lane 1:
## ALU
module ALU (
    input  logic clk,
    input  logic rst_n,
    input  logic [5:0] alu_op,
    input  logic word,
    input  logic [15:0] a,
    input  logic [15:0] b,
    input  logic cf_in,
    input  logic [4:0] shift_cnt,
    output logic [15:0] result
);
    logic [15:0] a_in, b_in;
    parameter ADD = 6'b000000;
    parameter SUB = 6'b000001;
    parameter CMP = 6'b000010;
    parameter INC = 6'b000011;
    parameter DEC = 6'b000100;
    parameter NEG = 6'b000101;
    parameter AND = 6'b000110;
    parameter OR = 6'b000111;
    parameter XOR = 6'b001000;
    parameter NOT = 6'b001001;
    parameter TEST = 6'b001010;
    parameter SHL = 6'b001011;
    parameter SHR = 6'b001100;
    parameter SAR = 6'b001101;
    parameter ROL = 6'b001110;
    parameter ROR = 6'b001111;
    parameter RCL = 6'b010000;
    parameter RCR = 6'b010001;
    parameter MUL = 6'b010010;
    parameter IMUL = 6'b010011;
    parameter DIV = 6'b010100;
    parameter IDIV = 6'b010101;
    always @(posedge clk or negedge rst_n) begin
        if (!rst_n) begin
            a_in <= 0;
            b_in <= 0;
        end else begin
            case(alu_op)
                ADD: begin
                    result <= a + b;
                end
                SUB: begin
                    result <= a - b;
                end
                CMP: begin
                    result <= a - b;
                end
                INC: begin
                    result <= a + 1;
                end
  ...
clock: 100.0 ns
lec_check: 0
abc_area: 1
cap_margin: 20
cell_pad_in_sites_global_placement: 3
core_aspect_ratio: 0.5
core_margin: 2
core_utilization: 29
cts_cluster_diameter: 397
cts_cluster_size: 98
gpl_routability_driven: 0
hold_slack_margin: -0.06
place_density_lb_addon: 0.19
slew_margin: 20
tns_end_percent: 40
run.sh (not shown) runs the stock make flow with config.mk's settings and CLKGATE_MAP_FILE=.
The following lists how lane 2 was set up differently from lane 1:
# lane 1
export LEC_CHECK = 0
export ABC_AREA = 1
export CAP_MARGIN = 20
export CELL_PAD_IN_SITES_GLOBAL_PLACEMENT = 3
export CORE_ASPECT_RATIO = 0.5
export CORE_MARGIN = 2
export CORE_UTILIZATION = 29
export CTS_CLUSTER_DIAMETER = 397
export CTS_CLUSTER_SIZE = 98
export GPL_ROUTABILITY_DRIVEN = 0
export HOLD_SLACK_MARGIN = -0.06
export PLACE_DENSITY_LB_ADDON = 0.19
export SLEW_MARGIN = 20
export TNS_END_PERCENT = 40
create_clock -name core_clock -period 100.0 [get_ports {clk}]
# lane 2
export LEC_CHECK = 0
export ABC_AREA = 1
export CAP_MARGIN = 20
export CORE_MARGIN = 2
export CORE_UTILIZATION = 56
export CTS_CLUSTER_SIZE = 98
export SLEW_MARGIN = 20
create_clock -name core_clock -period 30.4 [get_ports {clk}]
The setup slack of lane 2 is smaller than that of lane 1. Going from lane 1 to lane 2, total die area shrank by more than a quarter. Diff lane 2..lane 1 | number of cells traversed by the worst hold path | unchanged. For the share of total power in combinational logic, lane 2 came in 0.8 points higher than lane 1 did.
Changes in lane 3 relative to lane 2:
# lane 2
export LEC_CHECK = 0
export ABC_AREA = 1
export CAP_MARGIN = 20
export CORE_MARGIN = 2
export CORE_UTILIZATION = 56
export CTS_CLUSTER_SIZE = 98
export SLEW_MARGIN = 20
create_clock -name core_clock -period 30.4 [get_ports {clk}]
# lane 3
export LEC_CHECK = 0
export ABC_AREA = 1
export CAP_MARGIN = 15
export CORE_ASPECT_RATIO = 1.26
export CORE_MARGIN = 2
export CORE_UTILIZATION = 72
export CTS_CLUSTER_DIAMETER = 393
export CTS_CLUSTER_SIZE = 98
export PLACE_DENSITY = 0.42
export SETUP_SLACK_MARGIN = 2.94
export SLEW_MARGIN = 20
export TNS_END_PERCENT = 45
create_clock -name core_clock -period 30.4 [get_ports {clk}]
--- outcome ---
Re total cell area reported by yosys after synthesis: no difference whatsoever between lane 2 and lane 3. Between lane 3 and lane 2, buffer count from post-CTS setup fixing is higher for lane 3, lane 2 comes in under that. As of lane 3, half-perimeter wire length of the detailed placement result had fallen by a few percent compared to lane 2. Re synthesized netlist net count: no difference whatsoever between lane 2 and lane 3. global routing: lane 3 exited with error. For the core utilization before placement, lane 3 came in 16 points higher than lane 2 did. Comparing lane 3 and lane 2, total cell area at the placement stage is lower on lane 3. Relative to lane 2, die height has gone down in lane 3. Area after synthesis of lane 3 is on par with lane 2. Floorplan core area: higher on lane 2. Against lane 2, die area in lane 3 came out better.
--- input diff lane 3..lane 4 ---
# lane 3
export LEC_CHECK = 0
export ABC_AREA = 1
export CAP_MARGIN = 15
export CORE_ASPECT_RATIO = 1.26
export CORE_MARGIN = 2
export CORE_UTILIZATION = 72
export CTS_CLUSTER_DIAMETER = 393
export CTS_CLUSTER_SIZE = 98
export PLACE_DENSITY = 0.42
export SETUP_SLACK_MARGIN = 2.94
export SLEW_MARGIN = 20
export TNS_END_PERCENT = 45
create_clock -name core_clock -period 30.4 [get_ports {clk}]
# lane 4
export LEC_CHECK = 0
export CAP_MARGIN = 20
export CORE_MARGIN = 2
export CORE_UTILIZATION = 25
export SLEW_MARGIN = 20
create_clock -name core_clock -period 52.8 [get_ports {clk}]
## What came out
Lane 4 has completed all stages; timing, DRC and antenna checks passed. Mean instance size in the synthesized netlist (lane 3 / lane 4): 0.857. [compare] base=lane 3 new=lane 4: number of cells upsized or downsized after cts decreased 294; floorplan core area climbed 0.041 mm^2; die width has increased; overall die area went up by 180%. On lane 4: adder and majority gate portion of the synthesized area is 0.35 points higher than what lane 3 gave. Changes observed in lane 4 relative to lane 3: count of distinct cell types in the synthesized netlist went up, post-synthesis chip area from yosys went down about 1.2%, multiplexer area fraction after synthesis +4.7 points. Looking at number of nets at floorplan, lane 4 sits 390 below lane 3.

* * *

== S ==
ALU again, from the RTL that the note above started with.
export LEC_CHECK = 0
export CAP_MARGIN = 20
export CELL_PAD_IN_SITES_DETAIL_PLACEMENT = 1
export CELL_PAD_IN_SITES_GLOBAL_PLACEMENT = 3
export CORE_MARGIN = 2
export CORE_UTILIZATION = 40
export SLEW_MARGIN = 20
create_clock -name core_clock -period 100.0 [get_ports {clk}]
No stage failed in S, and the final checks on the layout all came back clean.
### S -> T
- CTS_CLUSTER_SIZE now 10, previously not set
- CELL_PAD_IN_SITES_DETAIL_PLACEMENT no longer set, was 1
- CELL_PAD_IN_SITES_GLOBAL_PLACEMENT no longer set, was 3
- CORE_ASPECT_RATIO now 0.5, previously not set
- CORE_UTILIZATION now 67, was 40
Notes after the runs:
~same share of the final layout cell area in sequential cells in S and T. The routed wirelength normalized by instance count number comes out higher for S vs T. Compared with S, T has extra setup slack. Compared T against S; power share of the clock group within noise.

* * *

## job 9578
Starting RTL as in the previous note.
export LEC_CHECK = 0
export CAP_MARGIN = 20
export CORE_MARGIN = 2
export CORE_UTILIZATION = 65
export HOLD_SLACK_MARGIN = 0.29
export SLEW_MARGIN = 20
export TNS_END_PERCENT = 5
create_clock -name core_clock -period 85.3 [get_ports {clk}]
Setup changes, job 9578 to job 3132
- changing CORE_UTILIZATION from 65 to 40
- removing TNS_END_PERCENT (formerly 5)
- removing HOLD_SLACK_MARGIN (formerly 0.29)
- changing the clock period (ns, I/O delays scaled along) from 85.3 to 52.8
==> results <==
For clock-cell share of area, job 9578 and job 3132 come out practically identical. On net count reported at finish, job 3132 tracks job 9578 almost exactly. Diff job 9578 -> job 3132: overall routed net length +about 5%; layout overhead on the synthesized area +1.8 points. From job 9578 to job 3132 the numbers moved as follows: setup slack moved down; clock network fraction of total power moved up; global-route wire length before repair moved up. For the via count of the first global-routing pass, job 3132 came in 1.6% lower than job 9578 did.
The following lists how job 4939 was set up differently from job 3132:
- swapping 52.8 for 100.0 in the clock period (ns, I/O delays scaled along)
Results
Job 4939 — buffer-and-inverter tally for the worst setup path 2 higher, job 3132 as reference
Proportion of cell area occupied by registers delta (job 4939 -> job 3132): insignificant
Job 3132 → job 4939: cell area held; power density normalized to cell area went down; count of nets after finishing ~0 delta; total global routing track utilization rose by 0.30 points.
Taking job 3132 as the reference, in job 4939 worst setup slack after layout climbed 38.26 ns; register share after synthesis closely matched the old numbers; overall power of the completed layout went down; routed wire length went up 690 um.
Critical path depth delta for job 4939 relative to job 3132: 4 higher
Modified inputs, job 3913 compared to job 4939
- putting CTS_CLUSTER_SIZE at 98 where nothing was set
- putting HOLD_SLACK_MARGIN at -0.06 where nothing was set
- putting TNS_END_PERCENT at 40 where nothing was set
- putting CELL_PAD_IN_SITES_GLOBAL_PLACEMENT at 1 where nothing was set
- putting CELL_PAD_IN_SITES_DETAIL_PLACEMENT at 1 where nothing was set
- swapping 40 for 29 in CORE_UTILIZATION
- putting CTS_CLUSTER_DIAMETER at 397 where nothing was set
- putting PLACE_DENSITY_LB_ADDON at 0.19 where nothing was set
- putting ABC_AREA at 1 where nothing was set
- swapping 20 for 5 in SLEW_MARGIN
- putting CORE_ASPECT_RATIO at 0.5 where nothing was set
- putting GPL_ROUTABILITY_DRIVEN at 0 where nothing was set
==> results <==
- In job 3913 the number of detailed-route iterations in the first pass turned out 1 lower than in job 4939.
- Of the two values seen for biggest combinational cell group after synthesis, simple AND/OR/NAND/NOR gates was produced by job 3913 and adder cells by job 4939.
- On clock share of power: between job 4939 and job 3913, it ends up higher for job 3913.
- In job 3913, the setup slack came out 1.76 ns above the value in job 4939.
- [compare] base=job 4939 new=job 3913: cell count in the Yosys report increased by 390 relative to the old numbers; clock period minus final worst setup slack lost 1.76 ns; fmax picked up an extra 3.5%.
- On worst supply voltage drop on vdd: between job 4939 and job 3913, it ends up lower for job 3913.
- Diff job 4939 -> job 3913 | routed wire length | increase of 8.9%
Here is what was changed in the inputs of job 1039 compared with job 3913.
- CTS_CLUSTER_SIZE no longer set, was 98
- CELL_PAD_IN_SITES_DETAIL_PLACEMENT no longer set, was 1
- CELL_PAD_IN_SITES_GLOBAL_PLACEMENT no longer set, was 1
- CORE_UTILIZATION now 57, was 29
- HOLD_SLACK_MARGIN no longer set, was -0.06
- TNS_END_PERCENT no longer set, was 40
- SLEW_MARGIN now 20, was 5
- CORE_ASPECT_RATIO no longer set, was 0.5
- CTS_CLUSTER_DIAMETER no longer set, was 397
- ABC_AREA no longer set, was 1
- GPL_ROUTABILITY_DRIVEN no longer set, was 0
- PLACE_DENSITY_LB_ADDON no longer set, was 0.19
- the clock period (ns, I/O delays scaled along) now 34.3, was 100.0
--- outcome ---
In summary, job 1039 completed successfully, with a layout that passed the timing, DRC and antenna checks.
[compare] base=job 3913 new=job 1039: die height was more or less identical; area after synthesis went down by 1.2%; number of nets in the final layout went down by 277.
Relative to job 1039, the following input files were edited for job 9652:
- setting TNS_END_PERCENT to 5 for the first time
- setting ABC_AREA to 1 for the first time
- changing CORE_UTILIZATION from 57 to 65
- changing the clock period (ns, I/O delays scaled along) from 34.3 to 56.3
For internal portion of total power, dividing the value from job 1039 by the value from job 9652 gives 2.0. Relative to job 1039, power in sequential cells has decreased by about 36% in job 9652. Where first-pass GRT wire length is concerned, job 1039 is outperformed by job 9652. The worst setup slack after layout of job 9652 was superior to that of job 1039. Final area in job 9652 is 6.3% below job 1039.
Power and IR drop assume default switching activity.
